## wip/cedar
// CPU_6507
module CPU_6507(
	output [12:0] addr_bus,
	output reg [7:0] d_out,
	input [7:0] d_in,
	output reg wenb,
	input clk,
	input rstb,
	input rdy
);
Settings: LEC_CHECK=0, ABC_AREA=0, CAP_MARGIN=20, CELL_PAD_IN_SITES_GLOBAL_PLACEMENT=0, CORE_MARGIN=2, CORE_UTILIZATION=65, CTS_CLUSTER_SIZE=29, MAX_ROUTING_LAYER=met4, SETUP_SLACK_MARGIN=0.99, SLEW_MARGIN=25, TNS_END_PERCENT=65; clock period 6.65 ns.
run.sh (not shown) runs the stock make flow with config.mk's settings and CLKGATE_MAP_FILE=.
wip/cedar went all the way through the flow, and no timing, DRC or antenna check failed.
Here is what was changed in the inputs of wip/fjord compared with wip/cedar.
Settings: removing MAX_ROUTING_LAYER (formerly met4); changing CORE_UTILIZATION from 65 to 68; removing ABC_AREA (formerly 0); removing SETUP_SLACK_MARGIN (formerly 0.99); changing SLEW_MARGIN from 25 to 20; removing CELL_PAD_IN_SITES_GLOBAL_PLACEMENT (formerly 0); removing CTS_CLUSTER_SIZE (formerly 29); removing TNS_END_PERCENT (formerly 65); changing the clock period (ns, I/O delays scaled along) from 6.65 to 14.3.
Results
In the tables for wip/cedar and wip/fjord, clock-pin slew on the worst setup and hold paths reads higher with wip/fjord. The run with more setup slack is wip/fjord; wip/cedar has less. wip/fjord vs wip/cedar, power density relative to cell area went down by 54%. Between wip/cedar and wip/fjord, the flow reports total wire length decreasing by a few percent. In the tables for wip/cedar and wip/fjord, data required time at the worst endpoint reads higher with wip/fjord. Looking at combinational gate area, wip/fjord sits 5.0% below wip/cedar. Between wip/cedar and wip/fjord, the average size of a mapped cell does not differ in any meaningful way.
> inputs changed (wip/fjord -> wip/xenon)
Settings: CORE_UTILIZATION: 68 -> 40; SETUP_SLACK_MARGIN: unset -> -0.78; the clock period (ns, I/O delays scaled along): 14.3 -> 8.2.
==> results <==
wip/xenon: flow completed, timing, DRC and antenna clean
In the reports for wip/xenon and wip/fjord, the larger tally of filler cells in the layout belongs to wip/xenon.
Cmp wip/xenon and wip/fjord / required time of the critical path / higher: wip/fjord
Looking at global-route usage, wip/xenon sits 19 points below wip/fjord.
wip/fjord leaves more setup margin than wip/xenon.
Internal power: wip/xenon higher than wip/fjord
Against wip/fjord, wip/xenon comes in 1 higher on count of clock-buffer cells in the layout.

========
Starting RTL as in the previous note.
make LEC_CHECK=0 ABC_AREA=0 CAP_MARGIN=20 CELL_PAD_IN_SITES_GLOBAL_PLACEMENT=0 CORE_MARGIN=2 CORE_UTILIZATION=57 CTS_CLUSTER_SIZE=43 MAX_ROUTING_LAYER=met4 PLACE_DENSITY_LB_ADDON=0.13 SLEW_MARGIN=25 TNS_END_PERCENT=65 finish   # period 7.79 ns
==> next run, changes <==
- ABC_AREA: 0 -> unset
- CELL_PAD_IN_SITES_GLOBAL_PLACEMENT: 0 -> unset
- CORE_UTILIZATION: 57 -> 32
- CTS_CLUSTER_SIZE: 43 -> unset
- MAX_ROUTING_LAYER: met4 -> unset
- PLACE_DENSITY_LB_ADDON: 0.13 -> unset
- SLEW_MARGIN: 25 -> 20
- TNS_END_PERCENT: 65 -> unset
- clock period: 7.79 -> 8.2 ns (I/O delays scaled with it)
Outcome: Design area grows by 1.9%. Power shrinks by 4.8%. Clock power shrinks by 9.3%.

========
Starting RTL as in the previous note.
clock: 7.79 ns
lec_check: 0
abc_area: 0
cap_margin: 20
cell_pad_in_sites_detail_placement: 2
cell_pad_in_sites_global_placement: 3
core_margin: 2
core_utilization: 23
cts_cluster_size: 29
gpl_routability_driven: 1
gpl_timing_driven: 0
max_routing_layer: met4
min_routing_layer: met2
place_density: 0.37
setup_slack_margin: 0.99
slew_margin: 40
tns_end_percent: 65
Then changed:
- ABC_AREA: 0 -> default
- CELL_PAD_IN_SITES_DETAIL_PLACEMENT: 2 -> default
- CELL_PAD_IN_SITES_GLOBAL_PLACEMENT: 3 -> default
- CORE_UTILIZATION: 23 -> 16
- CTS_CLUSTER_SIZE: 29 -> default
- GPL_ROUTABILITY_DRIVEN: 1 -> default
- GPL_TIMING_DRIVEN: 0 -> default
- MAX_ROUTING_LAYER: met4 -> default
- MIN_ROUTING_LAYER: met2 -> default
- PLACE_DENSITY: 0.37 -> default
- SETUP_SLACK_MARGIN: 0.99 -> default
- SLEW_MARGIN: 40 -> 20
- TNS_END_PERCENT: 65 -> default
- clock period: 7.79 -> 9.02 ns (I/O delays scaled with it)
The changed run finished clean; via count went down by 34%; utilization went down by 11 points; final cell count went up by 4.0%; wire length went down by 42%; clock skew went down by 0.0058 ns; first-iteration DRC count went down by about 50%; die area went up by 43%; cell area went down by 9.2%; power went down by about 35%; global-route usage went down by 44 points; worst hold slack is worse by 0.050 ns.
Then changed:
- CORE_UTILIZATION: 16 -> 40
- clock period: 9.02 -> 9.0 ns (I/O delays scaled with it)
Worst setup slack is worse by 0.20 ns. Design area decreases by 4.9%. Area after synthesis stays the same.
Then changed:
- ABC_AREA: default -> 1
- CORE_UTILIZATION: 40 -> 59
- SETUP_SLACK_MARGIN: default -> 0.33
- clock period: 9.0 -> 4.55 ns (I/O delays scaled with it)
The new run died in 5_1_grt on GRT-0232; die size fell by a quarter to a third; synthesized cell count went up by roughly a tenth; synthesized area goes down by a few percent.

========
CPU_6507 again, from the RTL that the note above started with.
Design CPU_6507, start of the top module:
module CPU_6507(
	output [12:0] addr_bus,
	output reg [7:0] d_out,
	input [7:0] d_in,
	output reg wenb,
	input clk,
	input rstb,
	input rdy
);
Settings: LEC_CHECK=0, ABC_AREA=0, CAP_MARGIN=10, CELL_PAD_IN_SITES_GLOBAL_PLACEMENT=1, CORE_ASPECT_RATIO=0.55, CORE_MARGIN=9, CORE_UTILIZATION=23, GPL_ROUTABILITY_DRIVEN=0, PLACE_DENSITY_LB_ADDON=0.22, SETUP_SLACK_MARGIN=1.21, SLEW_MARGIN=30, TNS_END_PERCENT=80; clock period 4.94 ns.
The first run produced a layout that fails on negative setup slack.
Edit:
==> flow/config.mk (replaced) <==
export PLATFORM = sky130hd
export DESIGN_NAME = CPU_6507
export DESIGN_NICKNAME = CPU_6507
export VERILOG_FILES = /design/flow/design.v
export SDC_FILE = /design/flow/constraint.sdc
export NUM_CORES = 4
export LEC_CHECK = 0
export CAP_MARGIN = 20
export CORE_MARGIN = 2
export CORE_UTILIZATION = 61
export CTS_CLUSTER_DIAMETER = 166
export CTS_CLUSTER_SIZE = 100
export SLEW_MARGIN = 20
==> flow/constraint.sdc (replaced) <==
create_clock -name core_clock -period 9.0 [get_ports {clk}]
set_input_delay 1.8000 -clock core_clock [delete_from_list [all_inputs] [get_ports {clk}]]
set_output_delay 1.8000 -clock core_clock [all_outputs]
set_load 0.01 [all_outputs]
With this change the flow completed without violations. Die size goes down by about 66%. Non-clock buffer count goes down by 521. Utilization goes up by 30 points. First-iteration DRC count goes up by about 4.3%.
Edit:
--- a/flow/config.mk
+++ b/flow/config.mk
@@ -9,5 +9,6 @@
 export CORE_MARGIN = 2
-export CORE_UTILIZATION = 61
-export CTS_CLUSTER_DIAMETER = 166
-export CTS_CLUSTER_SIZE = 100
+export CORE_UTILIZATION = 40
+export CTS_CLUSTER_DIAMETER = 394
+export CTS_CLUSTER_SIZE = 99
+export SETUP_SLACK_MARGIN = -0.89
 export SLEW_MARGIN = 20
Outcome: The new run produced a clean layout; maximum frequency came out higher by 5.3%; total power falls by 0.79%; hold slack got worse by 48 ps; worst setup slack gains 420 ps; critical path depth came out lower by 1; non-clock buffer count climbs by 10; clock power goes down by 7.3%; routed wire length rose by 5.1%; via count drops by about 4.5%.
Edit:
--- a/flow/config.mk
+++ b/flow/config.mk
@@ -9,6 +9,3 @@
 export CORE_MARGIN = 2
-export CORE_UTILIZATION = 40
-export CTS_CLUSTER_DIAMETER = 394
-export CTS_CLUSTER_SIZE = 99
-export SETUP_SLACK_MARGIN = -0.89
+export CORE_UTILIZATION = 68
 export SLEW_MARGIN = 20
==> flow/constraint.sdc (replaced) <==
create_clock -name core_clock -period 9.02 [get_ports {clk}]
set_input_delay 1.8040 -clock core_clock [delete_from_list [all_inputs] [get_ports {clk}]]
set_output_delay 1.8040 -clock core_clock [all_outputs]
set_load 0.01 [all_outputs]
The changed run finished with timing, DRC and antenna clean.
Design area decreases slightly.
Hold slack gains 40 ps.
Worst setup slack loses 170 ps.
Register-to-register slack loses 150 ps.
Edit:
--- a/flow/config.mk
+++ b/flow/config.mk
@@ -7,5 +7,7 @@
 export LEC_CHECK = 0
+export ABC_AREA = 1
 export CAP_MARGIN = 20
 export CORE_MARGIN = 2
-export CORE_UTILIZATION = 68
+export CORE_UTILIZATION = 59
+export CTS_CLUSTER_SIZE = 100
 export SLEW_MARGIN = 20
==> flow/constraint.sdc (replaced) <==
create_clock -name core_clock -period 6.73 [get_ports {clk}]
set_input_delay 1.3460 -clock core_clock [delete_from_list [all_inputs] [get_ports {clk}]]
set_output_delay 1.3460 -clock core_clock [all_outputs]
set_load 0.01 [all_outputs]
Effect: The new run completed with no timing, DRC or antenna violations. Worst hold slack loses 42 ps. Die size goes up by roughly a tenth. Total power goes up by well over a third. Final area goes down slightly. Global-route usage goes down by 8.3 points. Clock-buffer cell count is unchanged. Sequential share of layout area goes up by 0.11 points.

========
Starting RTL as in the previous note.
clock: 4.45 ns
lec_check: 0
abc_area: 1
cap_margin: 20
core_margin: 2
core_utilization: 72
cts_cluster_diameter: 95
cts_cluster_size: 72
place_density_lb_addon: 0.01
setup_slack_margin: 1.27
slew_margin: 20
The first run never finished: it broke off in global routing (5_1_grt).
==> next run, changes <==
--- a/flow/config.mk
+++ b/flow/config.mk
@@ -12,4 +12,2 @@
-export CTS_CLUSTER_DIAMETER = 95
-export CTS_CLUSTER_SIZE = 72
-export PLACE_DENSITY_LB_ADDON = 0.01
-export SETUP_SLACK_MARGIN = 1.27
+export CTS_CLUSTER_DIAMETER = 197
+export CTS_CLUSTER_SIZE = 99
==> flow/constraint.sdc (replaced) <==
create_clock -name core_clock -period 2.6 [get_ports {clk}]
set_input_delay 0.5200 -clock core_clock [delete_from_list [all_inputs] [get_ports {clk}]]
set_output_delay 0.5200 -clock core_clock [all_outputs]
set_load 0.01 [all_outputs]
=> The new run died in detailed placement (3_5_place_dp); synthesized cell count stays the same; synthesized area is unchanged; die area is unchanged.
==> next run, changes <==
--- a/flow/config.mk
+++ b/flow/config.mk
@@ -12,2 +12 @@
-export CTS_CLUSTER_DIAMETER = 197
-export CTS_CLUSTER_SIZE = 99
+export CTS_CLUSTER_DIAMETER = 95
==> flow/constraint.sdc (replaced) <==
create_clock -name core_clock -period 4.45 [get_ports {clk}]
set_input_delay 0.8900 -clock core_clock [delete_from_list [all_inputs] [get_ports {clk}]]
set_output_delay 0.8900 -clock core_clock [all_outputs]
set_load 0.01 [all_outputs]
=> The changed run aborted during global routing (5_1_grt). Synthesized area is unchanged. Synthesized cell count is unchanged. Die area does not change.
==> next run, changes <==
--- a/flow/config.mk
+++ b/flow/config.mk
@@ -9,0 +10 @@
+export CORE_ASPECT_RATIO = 0.5
@@ -12 +13,2 @@
-export CTS_CLUSTER_DIAMETER = 95
+export CTS_CLUSTER_DIAMETER = 197
+export CTS_CLUSTER_SIZE = 99
==> flow/constraint.sdc (replaced) <==
create_clock -name core_clock -period 2.6 [get_ports {clk}]
set_input_delay 0.5200 -clock core_clock [delete_from_list [all_inputs] [get_ports {clk}]]
set_output_delay 0.5200 -clock core_clock [all_outputs]
set_load 0.01 [all_outputs]
After rerunning: Now the flow died in detailed placement (3_5_place_dp); synthesized cell count stays the same; die area goes up slightly; area after synthesis does not change.
==> next run, changes <==
--- a/flow/config.mk
+++ b/flow/config.mk
@@ -10 +9,0 @@
-export CORE_ASPECT_RATIO = 0.5
@@ -13,2 +12,3 @@
-export CTS_CLUSTER_DIAMETER = 197
-export CTS_CLUSTER_SIZE = 99
+export CTS_CLUSTER_DIAMETER = 95
+export PLACE_DENSITY = 0.84
+export SETUP_SLACK_MARGIN = -0.31
==> flow/constraint.sdc (replaced) <==
create_clock -name core_clock -period 4.22 [get_ports {clk}]
set_input_delay 0.8440 -clock core_clock [delete_from_list [all_inputs] [get_ports {clk}]]
set_output_delay 0.8440 -clock core_clock [all_outputs]
set_load 0.01 [all_outputs]
Result:
- Now the flow never finished: it broke off in global routing (5_1_grt) (GRT-0116)
- area after synthesis stays the same
- die area drops by 0.33%
- synthesized cell count does not change

========
== run 1 ==
Starting RTL as in the previous note.
Design CPU_6507, start of the top module:
module CPU_6507(
	output [12:0] addr_bus,
	output reg [7:0] d_out,
	input [7:0] d_in,
	output reg wenb,
	input clk,
	input rstb,
	input rdy
);
reg [7:0] A;
reg [7:0] X;
reg [7:0] Y;
reg carry;
reg intr_disable;
reg overflow;
reg decimal;
reg [7:0] stack_ptr;
reg negative;
reg zero;
reg [15:0] PC;
reg [15:0] full_addr;
assign addr_bus = full_addr[12:0];
reg [7:0] addr_in_buff;
reg [7:0] I;
reg is_reset;
reg [3:0] phase;
wire [7:0] instr = phase == 1 ? d_in : I;
wire isNOP = instr == 8'hEA;
wire isLoadOrStore = instr[7:6] == 2'b10 && !isNOP && !(
		instr == 8'h90 ||
		instr == 8'hB0 ||
		instr[3:0] == 4'h8 ||
		instr[3:0] == 4'hA
	);
wire isLoad = isLoadOrStore && instr[5];
wire isStore = isLoadOrStore && !instr[5];
wire isJSR = instr == 8'h20;
wire isRTS = instr == 8'h60;
wire isRTI = instr == 8'h40;
wire isTransfer = instr == 8'h98 || instr == 8'hA8 || (instr[3:0] == 4'hA && instr[7:6] == 2'b10);
wire isBranch = instr[4:0] == 5'h10;
wire isJump = instr == 8'h4C || instr == 8'h6C;
wire isStack = ~instr[7] && instr[4:0] == 5'h08;
wire pull = instr[5];
wire isSpecial = (~instr[7] && instr[4:0] == 5'h18) || instr == 8'hB8 || instr == 8'hD8 || instr == 8'hF8;
wire isArith = !isLoadOrStore && !isNOP && !isTransfer && !isBranch && !isJump && !isTransfer && !isStack && !isSpecial;
wire isBreak = instr == 8'h00;
wire isImplied = instr[3:0] == 4'hA || instr[3:0] == 4'h8;
wire isImmediate = instr[4:0] == 5'h09 || instr[3:0] == 4'h02 || (instr[7] && ~instr[4] && instr[3:0] == 0); 
wire isIndexed = instr[4];
wire indexedByY = instr[3:0] == 4'h1 || instr[3:0] == 4'h9 || instr == 8'h96 || instr == 8'hB6 || instr == 8'hBE;
wire indexedIndirect = instr[4:0] == 5'h01;
wire indirectIndexed = instr[4:0] == 5'h11;
wire zeropage = (indexedIndirect || indirectIndexed || instr[3:2] == 2'b01) && !isImplied;
wire addr16 = !isImmediate && (instr[3:0] == 4'h9 || instr[3:2] == 2'b11 || instr == 8'h20) && !isImplied;
wire isCompare = (instr[7:5] == 3'b110 && instr[1:0] == 2'b01) || instr[3:0] == 4'h4 || instr[3:0] == 4'h0 || instr[3:0] == 4'hC;
  ...
Settings: LEC_CHECK=0, ABC_AREA=0, CAP_MARGIN=20, CELL_PAD_IN_SITES_DETAIL_PLACEMENT=2, CORE_MARGIN=9, CORE_UTILIZATION=40, HOLD_SLACK_MARGIN=0.05, MAX_ROUTING_LAYER=met4, SLEW_MARGIN=40, TNS_END_PERCENT=10; clock period 9.0 ns.
Run 1 completed end to end with timing, DRC and antenna clean.
Input changes introduced in run 2 (baseline for comparison: run 1):
- swapping 40 for 64 in CORE_UTILIZATION
- swapping 9 for 2 in CORE_MARGIN
- clearing MAX_ROUTING_LAYER, which used to be met4
- swapping 40 for 20 in SLEW_MARGIN
- clearing CELL_PAD_IN_SITES_DETAIL_PLACEMENT, which used to be 2
- clearing TNS_END_PERCENT, which used to be 10
- clearing HOLD_SLACK_MARGIN, which used to be 0.05
- putting SETUP_SLACK_MARGIN at 1.95 where nothing was set
- clearing ABC_AREA, which used to be 0
- swapping 9.0 for 6.74 in the clock period (ns, I/O delays scaled along)
## What came out
Every stage of the flow completed for run 2, and the final layout passed the timing, DRC and antenna checks.
Of the two values seen for slowest cell on the critical path, or4b_4 was produced by run 2 and clkdlybuf4s50_1 by run 1.
Across both runs, insertion delay to the later sink of the worst-skew pair was lower for run 2 than for run 1.
Sort run 1 and run 2 by area of the die asc -> top: run 2
Run 2 gives less worst path required time than run 1 did.
Taking run 2 over run 1, the total design power ratio works out to 1.5.
### run 2 -> run 3
- changing SETUP_SLACK_MARGIN from 1.95 to 0.8
- setting CTS_CLUSTER_DIAMETER to 28 for the first time
- changing the clock period (ns, I/O delays scaled along) from 6.74 to 5.45
Notes after the runs:
- Run 3 never completed, since it errored out during global routing (5_1_grt).
- Number of levels in the clock H-tree came out exactly the same in run 2 and run 3.
- There was hardly any difference in number of top-level pins between run 3 and run 2.
- From run 2 to run 3, post-cts hold-fix buffer tally did not move at all.
- Comparing run 2 against run 3, there is no change at all in post-synth net total.
- Worst setup timing slack at the placement stage, run 2 and run 3: smaller value in run 3
- Routability-driven placement congestion ratio: run 2 and run 3 compared, higher one is run 2
- Run 3 against run 2: netlist area before placement held; synthesized instance count held; number of placed cells counting well taps went up 167; count of cells resized by post-cts repair went up 31.
- Buffer count from post-CTS setup fixing ended up 7 lower on run 3 than on run 2.
### run 3 -> run 4
- setting TNS_END_PERCENT to 5 for the first time
- changing SETUP_SLACK_MARGIN from 0.8 to 1.34
- changing CORE_UTILIZATION from 64 to 58
- setting ABC_AREA to 1 for the first time
- removing CTS_CLUSTER_DIAMETER (formerly 28)
- changing the clock period (ns, I/O delays scaled along) from 5.45 to 4.58
- Comparing multiplexer fraction of the synthesized cell area for run 3 and run 4, the smaller number came from run 4.
- The core footprint of run 4 was inferior to that of run 3.
- The flow for run 4 finished, though final verification flagged setup timing.
- Compared to run 3, run 4 was floorplanned on a bigger die.
- Relative to run 3, total standard cell area after synthesis has gone down in run 4.
- Run 4 vs. run 3: synthesized cell count went up by about 13%.
- Summary: detailed placer's ending HPWL, run 4 worse than run 3
- On post-place setup slack: between run 3 and run 4, it ends up lower for run 4.
- Number of post-CTS setup repair buffers (run 4 vs. run 3) increases by a few percent
No activity file was given, so power comes from the tool's default toggle rates.
